## pt100_temp
module pt100_temp (
    input  wire        clk,
    input  wire        rst,
    input  wire        in_valid,
    output wire        in_ready,
    input  wire [11:0] yk,
    output wire        out_valid,
    output wire [27:0] temp,
    output wire [27:0] temp_filt,
    output wire        alarm
    );
For scale: about 9,700 cells after synthesis, ~630 flip-flops, about 74 I/O pins, roughly 83,000 sq um of cells after synthesis.
make LEC_CHECK=0 CAP_MARGIN=20 CORE_MARGIN=2 CORE_UTILIZATION=40 PLACE_DENSITY=0.6 SLEW_MARGIN=20 finish   # period 22.1 ns
run.sh (not shown) runs the stock make flow with config.mk's settings and CLKGATE_MAP_FILE=.
Change:
CORE_UTILIZATION = 28   (was 40)
After rerunning:
- via count came out lower by a few percent
- clock power barely changes
- power grows slightly
- non-clock buffer count decreases by 29
- critical path depth drops by 10
- maximum frequency is higher slightly
- synthesized area is unchanged

========
pt100_temp again, from the RTL that the note above started with.
clock: 24.0 ns
lec_check: 0
cap_margin: 20
cell_pad_in_sites_global_placement: 3
core_margin: 2
core_utilization: 40
gpl_routability_driven: 0
hold_slack_margin: 0.06
place_density: 0.6
slew_margin: 15
Next try:
Settings changed: ABC_AREA set to 1, CELL_PAD_IN_SITES_GLOBAL_PLACEMENT 3 to not set, CORE_UTILIZATION 40 to 65, CTS_CLUSTER_DIAMETER set to 170, GPL_ROUTABILITY_DRIVEN 0 to 1, HOLD_SLACK_MARGIN 0.06 to not set, MAX_ROUTING_LAYER set to met4, MIN_ROUTING_LAYER set to met1, PLACE_DENSITY 0.6 to not set, PLACE_DENSITY_LB_ADDON set to 0.04, SETUP_SLACK_MARGIN set to 0.26, SLEW_MARGIN 15 to 35, TNS_END_PERCENT set to 5.
Clock period 24.0 ns to 14.7 ns, I/O delays scaled along.
What happened:
- The changed run never finished: it broke off in global routing on GRT-0232
- synthesized cell count came out higher by 23%
- die size drops by 35%
- synthesized area climbs by 4.5%
Next try:
Settings changed: ABC_AREA 1 to not set, CORE_UTILIZATION 65 to 72, CTS_CLUSTER_DIAMETER 170 to 29, CTS_CLUSTER_SIZE set to 61, MAX_ROUTING_LAYER met4 to not set, PLACE_DENSITY_LB_ADDON 0.04 to not set, SETUP_SLACK_MARGIN 0.26 to 1.21.
Clock period 14.7 ns to 4.68 ns, I/O delays scaled along.
This time the run stopped in clock tree synthesis.
Die area falls by about 13%.
Area after synthesis falls by 4.3%.
Synthesized cell count falls by about 19%.
Next try:
Settings changed: ABC_AREA set to 1, CTS_CLUSTER_DIAMETER 29 to 222, CTS_CLUSTER_SIZE 61 to 72, MAX_ROUTING_LAYER set to met4, PLACE_DENSITY_LB_ADDON set to 0.01, SETUP_SLACK_MARGIN 1.21 to 4.29, TNS_END_PERCENT 5 to not set.
Clock period 4.68 ns to 14.7 ns, I/O delays scaled along.
- The new run failed in global routing, error ODB-0269
- area after synthesis rises by 4.5%
- synthesized cell count rises by 23%
- die size rises by 4.5%

========
## alpha
pt100_temp again, from the RTL that the note above started with.
Settings: LEC_CHECK=0, ABC_AREA=1, CAP_MARGIN=20, CORE_MARGIN=2, CORE_UTILIZATION=65, CTS_CLUSTER_DIAMETER=170, GPL_ROUTABILITY_DRIVEN=1, MAX_ROUTING_LAYER=met4, MIN_ROUTING_LAYER=met1, PLACE_DENSITY_LB_ADDON=0.02, SETUP_SLACK_MARGIN=0.26, SLEW_MARGIN=35, TNS_END_PERCENT=5; clock period 14.7 ns.
Run status, alpha: aborted in 5_1_grt, error ODB-0269
Input-level comparison between beta and alpha:
==> flow/config.mk <==
export PLATFORM = sky130hd
export DESIGN_NAME = pt100_temp
export DESIGN_NICKNAME = pt100_temp
export VERILOG_FILES = /design/flow/design.v
export SDC_FILE = /design/flow/constraint.sdc
export NUM_CORES = 4
export LEC_CHECK = 0
export CAP_MARGIN = 20
export CORE_MARGIN = 2
export CORE_UTILIZATION = 72
export PLACE_DENSITY_LB_ADDON = 0.0
export SETUP_SLACK_MARGIN = 5.0
export SLEW_MARGIN = 20
==> flow/constraint.sdc <==
create_clock -name core_clock -period 18.6 [get_ports {clk}]
set_input_delay 3.7200 -clock core_clock [delete_from_list [all_inputs] [get_ports {clk}]]
set_output_delay 3.7200 -clock core_clock [all_outputs]
set_load 0.01 [all_outputs]
Notes after the runs:
Complete run, failing final checks: beta, reason max-capacitance violations, max-slew violations.
beta against alpha: number of different library cells in the post-synthesis netlist shows an increase of 63%; tally of buffers added on design ports essentially unchanged; area of the core down 14%; CTS buffer count rose 11%.
Between beta and alpha, it is beta whose adder and majority gate portion of the synthesized area is higher, by 1.3 points.
In beta, the worst slack after detailed placement came out 1.18 ns above the value in alpha.
X dimension of the die was lower in beta than in alpha.
Compared with alpha, beta shows a synthesized cell count that is 19% lower.
--- input diff beta..gamma ---
-- flow/config.mk --
<<< beta, line 10
export CORE_UTILIZATION = 72
export PLACE_DENSITY_LB_ADDON = 0.0
export SETUP_SLACK_MARGIN = 5.0
export SLEW_MARGIN = 20
>>> gamma, line 10
export CORE_UTILIZATION = 72
export MAX_ROUTING_LAYER = met4
export PLACE_DENSITY_LB_ADDON = 0.0
export SETUP_SLACK_MARGIN = -1.17
export SLEW_MARGIN = 20
==> flow/constraint.sdc <==
create_clock -name core_clock -period 15.3 [get_ports {clk}]
set_input_delay 3.0600 -clock core_clock [delete_from_list [all_inputs] [get_ports {clk}]]
set_output_delay 3.0600 -clock core_clock [all_outputs]
set_load 0.01 [all_outputs]
--- outcome ---
The async set-or-reset flop fraction in the synthesized netlist was comparable across beta and gamma. Compared with beta, in gamma final weighted congestion of routability-driven global placement went up by 0.042; post-CTS resize count went down by 181; instance count of the mapped netlist was more or less identical; number of synthesized flops with an enable pin was more or less identical; horizontal die dimension was more or less identical. Of the runs beta and gamma, none of them finished clean. Complete run, failing final checks: beta, reason max-capacitance violations, max-slew violations. beta -> gamma: HPWL after detailed placement increased by more than 10%. Number of register bits inferred by synthesis came out exactly the same in beta and gamma.
Power is estimated from default activity; no workload was simulated.
